==> inputs of trial 45 <==
==> flow/design.v (excerpt) <==
module PE (
    input              clk,
    input              CIM_en,
    input              STDW,  
    input              STDR,  
    input        [5:0] STD_A,  
    input        [3:0] weight_in,  
    input      [255:0] act_in,  
    output reg   [3:0] weight_out,  
    output reg  [13:0] PSUM  
);
export LEC_CHECK = 0
export ABC_AREA = 1
export CAP_MARGIN = 40
export CELL_PAD_IN_SITES_GLOBAL_PLACEMENT = 2
export CORE_ASPECT_RATIO = 1.8
export CORE_MARGIN = 2
export CORE_UTILIZATION = 37
export CTS_CLUSTER_DIAMETER = 303
export GPL_TIMING_DRIVEN = 0
export HOLD_SLACK_MARGIN = 0.07
export MIN_ROUTING_LAYER = met2
export SLEW_MARGIN = 20
export TNS_END_PERCENT = 45
create_clock -name core_clock -period 23.1 [get_ports {clk}]
run.sh (not shown) runs the stock make flow with config.mk's settings and CLKGATE_MAP_FILE=.
==> trial 17 (differences from trial 45) <==
- ABC_AREA: 1 -> default
- CAP_MARGIN: 40 -> 30
- CELL_PAD_IN_SITES_GLOBAL_PLACEMENT: 2 -> default
- CORE_ASPECT_RATIO: 1.8 -> default
- CORE_UTILIZATION: 37 -> 72
- CTS_CLUSTER_DIAMETER: 303 -> 38
- GPL_TIMING_DRIVEN: 0 -> default
- HOLD_SLACK_MARGIN: 0.07 -> default
- MAX_ROUTING_LAYER: default -> met4
- MIN_ROUTING_LAYER: met2 -> default
- PLACE_DENSITY_LB_ADDON: default -> 0.01
- TNS_END_PERCENT: 45 -> 40
==> flow/constraint.sdc (replaced) <==
create_clock -name core_clock -period 10.8 [get_ports {clk}]
set_input_delay 2.1600 -clock core_clock [delete_from_list [all_inputs] [get_ports {clk}]]
set_output_delay 2.1600 -clock core_clock [all_outputs]
set_load 0.01 [all_outputs]
==> trial 79 (differences from trial 45) <==
- CAP_MARGIN: 40 -> 20
- CELL_PAD_IN_SITES_GLOBAL_PLACEMENT: 2 -> default
- CORE_ASPECT_RATIO: 1.8 -> 0.62
- CORE_UTILIZATION: 37 -> 18
- CTS_CLUSTER_DIAMETER: 303 -> 283
- GPL_ROUTABILITY_DRIVEN: default -> 1
- GPL_TIMING_DRIVEN: 0 -> 1
- HOLD_SLACK_MARGIN: 0.07 -> default
- MIN_ROUTING_LAYER: met2 -> default
- TNS_END_PERCENT: 45 -> 55
==> flow/constraint.sdc (replaced) <==
create_clock -name core_clock -period 31.3 [get_ports {clk}]
set_input_delay 6.2600 -clock core_clock [delete_from_list [all_inputs] [get_ports {clk}]]
set_output_delay 6.2600 -clock core_clock [all_outputs]
set_load 0.01 [all_outputs]
==> trial 90 (differences from trial 45) <==
- ABC_AREA: 1 -> default
- CAP_MARGIN: 40 -> 20
- CELL_PAD_IN_SITES_GLOBAL_PLACEMENT: 2 -> default
- CORE_ASPECT_RATIO: 1.8 -> default
- CORE_UTILIZATION: 37 -> 45
- CTS_CLUSTER_DIAMETER: 303 -> default
- GPL_TIMING_DRIVEN: 0 -> default
- HOLD_SLACK_MARGIN: 0.07 -> default
- MIN_ROUTING_LAYER: met2 -> default
- TNS_END_PERCENT: 45 -> default
==> flow/constraint.sdc (replaced) <==
create_clock -name core_clock -period 11.7 [get_ports {clk}]
set_input_delay 2.3400 -clock core_clock [delete_from_list [all_inputs] [get_ports {clk}]]
set_output_delay 2.3400 -clock core_clock [all_outputs]
set_load 0.01 [all_outputs]
==> out/metrics.yaml <==
cts_resized: 0
design_area_sq_um: 57370
crit_path_max_fanout: 4
grt_use_met3_pct: 4.751
logic_area_sq_um: 33630
crit_slowest_cell: "fa_1"
routed-via-count: 36230
top_layer: "met5"
min_period_ps: 22680
outcome: "no timing/DRC/antenna violations"
max_freq_mhz: 44.10
wl_per_cell_microns: 20.10
diodes: 18
-- figures above: trial 79

==> out/metrics.yaml <==
max_freq_mhz: 71.67
wl_per_cell_microns: 22.22
outcome: "complete, but fails checks"
so_faults: "negative setup slack"
setup_viol: 12
finalWorstSetupSlack_ps: -2253
logic_area_sq_um: 35480
routed-via-count: 32670
design_area_sq_um: 57020
cts_resized: 495
-- figures above: trial 90

==> out/metrics.yaml <==
outcome: "complete, but fails checks"
so_faults: "negative setup slack"
setup_viol: 12
min_period_ps: 14070
finalWorstSetupSlack_ps: -3268
logic_area_sq_um: 35580
max_freq_mhz: 71.08
-- figures above: trial 17

==> out/metrics.yaml <==
design_area_sq_um: 55490
routed-via-count: 50240
outcome: "no timing/DRC/antenna violations"
cts_resized: 0
diodes: 58
min_period_ps: 19860
wl_per_cell_microns: 25.42
-- figures above: trial 45

